==> inputs of run a <==
==> flow/design.v <==
module JAM (
input CLK,
input RST,
output reg [2:0] W,
output reg [2:0] J,
input [6:0] Cost,
output reg [3:0] MatchCount,
output reg [9:0] MinCost,
output reg Valid );
reg [5:0]state;
reg [2:0]num[0:7];
reg [4:0]ix;
reg [9:0]tempCost;
reg [4:0]changePoint;
reg [4:0]n;
reg [4:0]max_min_pos;
reg [4:0]max_min_value;
always @(posedge CLK or posedge RST) 
begin
    if(RST)
    begin
		  W <= 0;
		  J <= 0;
		  Valid <= 0;
		  num[0] <= 0;
		  num[1] <= 1;
		  num[2] <= 2;
		  num[3] <= 3;
		  num[4] <= 4;
		  num[5] <= 5;
		  num[6] <= 6;
		  num[7] <= 7;
		  state <= 0;
		  ix <= 1;
		  tempCost <= 0;
		  MatchCount <= 0;
		  MinCost <= 1023;
		  changePoint <= 0;
		  n <= 10;
		  max_min_pos <= 0;
		  max_min_value <= 10;
    end
    else 
    begin
		case(state)
			5'd0:
			begin
				if(ix > 8)
				begin
					if(tempCost < MinCost)
					begin
						MatchCount <= 1;
						MinCost <= tempCost;
					end
					else if(tempCost == MinCost)
					begin
						MatchCount <= MatchCount + 1;
					end
					ix <= 1;
					tempCost <= 0;
					state <= 1;
				end
				else if(ix == 8)
				begin
					tempCost <= tempCost + Cost;
					ix <= ix + 1;
				end
				else
				begin
					tempCost <= tempCost + Cost;
					W <= ix;
					J <= num[ix];
					ix <= ix + 1;
				end
			end
			5'd1:
			begin
				if(num[7] > num[6])
				begin
					num[6] <= num[7];
					num[7] <= num[6];
					state <= 0;
					W <= 0;
					J <= num[0];
				end
				else if(num[6] > num[5])
				begin
					 if(num[7] > num[5] && num[7] < num[6])
					 begin
						num[7] <= num[6];
						num[5] <= num[7];
						num[6] <= num[5];
						state <= 0;
						W <= 0;
						J <= num[0];
					 end
					 else
					 begin
						num[5] <= num[6];
						num[6] <= num[7];
						num[7] <= num[5];
						state <= 0;
						W <= 0;
						J <= num[0];
					 end
				end
				else if(num[5] > num[4])
				begin
						if(num[6] < num[4] && ((num[7] < num[4]) || num[5] < num[7]) )
						begin
							num[4] <= num[5];
							num[5] <= num[7];
							num[7] <= num[4];
						end
						else if(num[6] > num[4] && num[5] > num[6] && num[7] < num[4])
						begin
							num[4] <= num[6];
							num[5] <= num[7];
							num[6] <= num[4];
							num[7] <= num[5];
						end
						else if(num[7] > num[4] && num[7] < num[6] && num[7] < num[5])
						begin
							num[4] <= num[7];
							num[5] <= num[4];
							num[7] <= num[5];
						end
						state <= 0;
						W <= 0;
						J <= num[0];
				end
				else if(num[4] > num[3])
				begin
					changePoint <= 3;
					state <= 2;
					n <= 4;
				end
				else if(num[3] > num[2])
				begin
					changePoint <= 2;
					state <= 2;
					n <= 3;
				end
				else if(num[2] > num[1])
				begin
					changePoint <= 1;
					state <= 2;
					n <= 2;
				end
				else if(num[1] > num[0])
				begin
					changePoint <= 0;
					state <= 2;
					n <= 1;
				end
				else
					state <= 4;
			end
			5'd2:
			begin
				if(n >= 8)
				begin
					num[changePoint] <= num[max_min_pos];
					num[max_min_pos] <= num[changePoint];
					state <= 3;
					max_min_value <= 10;
				end
				else
				begin
					if(num[n] > num[changePoint] && num[n] < max_min_value)
					begin
						max_min_pos <= n;
						max_min_value <= num[n];
					end
					n <= n + 1;
				end
			end
			5'd3:
			begin
				if(changePoint == 4)
				begin
					num[5] <= num[7];
					num[7] <= num[5];
				end
				else if(changePoint == 3)
				begin
					num[4] <= num[7];
					num[5] <= num[6];
					num[6] <= num[5];
					num[7] <= num[4];
				end
				else if(changePoint == 2)
				begin
					num[3] <= num[7];
					num[4] <= num[6];
					num[6] <= num[4];
					num[7] <= num[3];
				end
				else if(changePoint == 1)
				begin
					num[2] <= num[7];
					num[3] <= num[6];
					num[4] <= num[5];
					num[5] <= num[4];
					num[6] <= num[3];
					num[7] <= num[2];
				end
				else if(changePoint == 0)
				begin
					num[1] <= num[7];
					num[2] <= num[6];
					num[3] <= num[5];
					num[5] <= num[3];
					num[6] <= num[2];
					num[7] <= num[1];
				end
					state <= 0;
					W <= 0;
					J <= num[0];
			end
			5'd4:
			begin
				Valid <= 1;
			end
		endcase
    end
end
endmodule
==> flow/run.sh <==
#!/bin/bash
# the make line also repeats each setting of config.mk as NAME=value (left out here)
make -C /OpenROAD-flow-scripts/flow DESIGN_CONFIG=/design/flow/config.mk WORK_HOME=/design/flow/orfs CLKGATE_MAP_FILE= finish
==> flow/config.mk <==
export PLATFORM = sky130hd
export DESIGN_NAME = JAM
export DESIGN_NICKNAME = JAM
export VERILOG_FILES = /design/flow/design.v
export SDC_FILE = /design/flow/constraint.sdc
export NUM_CORES = 4
export LEC_CHECK = 0
export ABC_AREA = 0
export CAP_MARGIN = 20
export CELL_PAD_IN_SITES_DETAIL_PLACEMENT = 0
export CELL_PAD_IN_SITES_GLOBAL_PLACEMENT = 0
export CORE_ASPECT_RATIO = 1.39
export CORE_MARGIN = 2
export CORE_UTILIZATION = 22
export GPL_ROUTABILITY_DRIVEN = 0
export MAX_ROUTING_LAYER = met4
export PLACE_DENSITY_LB_ADDON = 0.13
export SETUP_SLACK_MARGIN = 1.08
export SLEW_MARGIN = 20
export TNS_END_PERCENT = 15
==> flow/constraint.sdc <==
create_clock -name core_clock -period 4.76 [get_ports {CLK}]
set_input_delay 0.9520 -clock core_clock [delete_from_list [all_inputs] [get_ports {CLK}]]
set_output_delay 0.9520 -clock core_clock [all_outputs]
set_load 0.01 [all_outputs]
==> run b: changes against run a <==
Settings changed: CAP_MARGIN 20 to 0, CORE_UTILIZATION 22 to 15, GPL_ROUTABILITY_DRIVEN 0 to 1, HOLD_SLACK_MARGIN from default to 0.25.
==> run c: changes against run a <==
Settings changed: ABC_AREA 0 to 1, CAP_MARGIN 20 to 5, CELL_PAD_IN_SITES_DETAIL_PLACEMENT 0 to default, CELL_PAD_IN_SITES_GLOBAL_PLACEMENT 0 to default, CORE_ASPECT_RATIO 1.39 to default, CORE_UTILIZATION 22 to 72, CTS_CLUSTER_DIAMETER from default to 223, CTS_CLUSTER_SIZE from default to 100, GPL_ROUTABILITY_DRIVEN 0 to default, MAX_ROUTING_LAYER met4 to default, PLACE_DENSITY_LB_ADDON 0.13 to default, SETUP_SLACK_MARGIN 1.08 to 0.54, TNS_END_PERCENT 15 to default.
==> flow/constraint.sdc (replaced) <==
create_clock -name core_clock -period 4.75 [get_ports {CLK}]
set_input_delay 0.9500 -clock core_clock [delete_from_list [all_inputs] [get_ports {CLK}]]
set_output_delay 0.9500 -clock core_clock [all_outputs]
set_load 0.01 [all_outputs]
==> run d: changes against run a <==
Settings changed: ABC_AREA 0 to 1, CELL_PAD_IN_SITES_DETAIL_PLACEMENT 0 to default, CELL_PAD_IN_SITES_GLOBAL_PLACEMENT 0 to default, CORE_ASPECT_RATIO 1.39 to default, CORE_UTILIZATION 22 to 64, CTS_CLUSTER_DIAMETER from default to 219, CTS_CLUSTER_SIZE from default to 100, GPL_ROUTABILITY_DRIVEN 0 to default, MAX_ROUTING_LAYER met4 to default, PLACE_DENSITY_LB_ADDON 0.13 to default, SETUP_SLACK_MARGIN 1.08 to 1.88, TNS_END_PERCENT 15 to default.
==> flow/constraint.sdc (replaced) <==
create_clock -name core_clock -period 8.0 [get_ports {CLK}]
set_input_delay 1.6000 -clock core_clock [delete_from_list [all_inputs] [get_ports {CLK}]]
set_output_delay 1.6000 -clock core_clock [all_outputs]
set_load 0.01 [all_outputs]
==> qor summary <==
                                                               run b           run a             run c             run d
Via total after detailed routing                                6429            6441              8030              7538
Core Util, Final                                               18.2%           25.8%             79.8%             70.2%
Syn avg cell area                                          8.27 um^2       8.27 um^2         6.83 um^2         6.83 um^2
Layout buffering overhead excluding clock cells                5.58%           5.51%             3.80%             3.81%
Leakage component of the power                               3.15 nW         3.13 nW           3.89 nW           3.91 nW
Critical-path top delay cell                                 dfstp_2         dfstp_2              ha_1              ha_1
Final-layout clock buffer total                                   11              11                13                12
Layout clock area frac                                         3.62%           3.85%             2.76%             3.48%
Area post-placement                                        7960 um^2       7670 um^2         7620 um^2         7630 um^2
Logic cell area                                            4530 um^2       4510 um^2         4640 um^2         4640 um^2
GRT Total Usage                                                12.7%           17.2%             45.5%             37.0%
Non-filler instance count after layout                          1469            1245              1221              1231
Data required time at the worst endpoint                     5.06 ns         5.02 ns           5.02 ns           8.24 ns
Number of well taps                                              611             390               133               143
Worst r2r dst                                              num[7][1]  max_min_pos[2]  max_min_value[0]  max_min_value[2]
HPWL Detailed                                               21200 um        19600 um          17600 um          16000 um
Multiplexer share of the synthesized area                      9.25%           9.25%            0.410%            0.410%
Vias in the first global route                                  6711            6595              7461              6873
PnR worst setup slack                                        1.28 ns         1.22 ns           1.65 ns           4.82 ns
Result of the run                                     finished clean  finished clean    finished clean    finished clean
Most Frequent Cell on Critical Path                           and3_1            ha_1                 -                 -
Syn nets                                                         917             917              1149              1149
Measured slew at the worst slew-check pin                    1.01 ns         1.06 ns          0.926 ns          0.857 ns
Logic depth of the worst register-to-register path                 8              13                15                15
Remaining max-slew budget at the tightest pin                  31.9%           29.5%             38.0%             42.8%
Hold Crit Start                                     max_min_value[3]           Valid             Valid     MatchCount[3]
Reg area                                                   2010 um^2       2010 um^2         2010 um^2         2010 um^2
Power figures rest on the tool's default switching activity, not on a simulated workload.
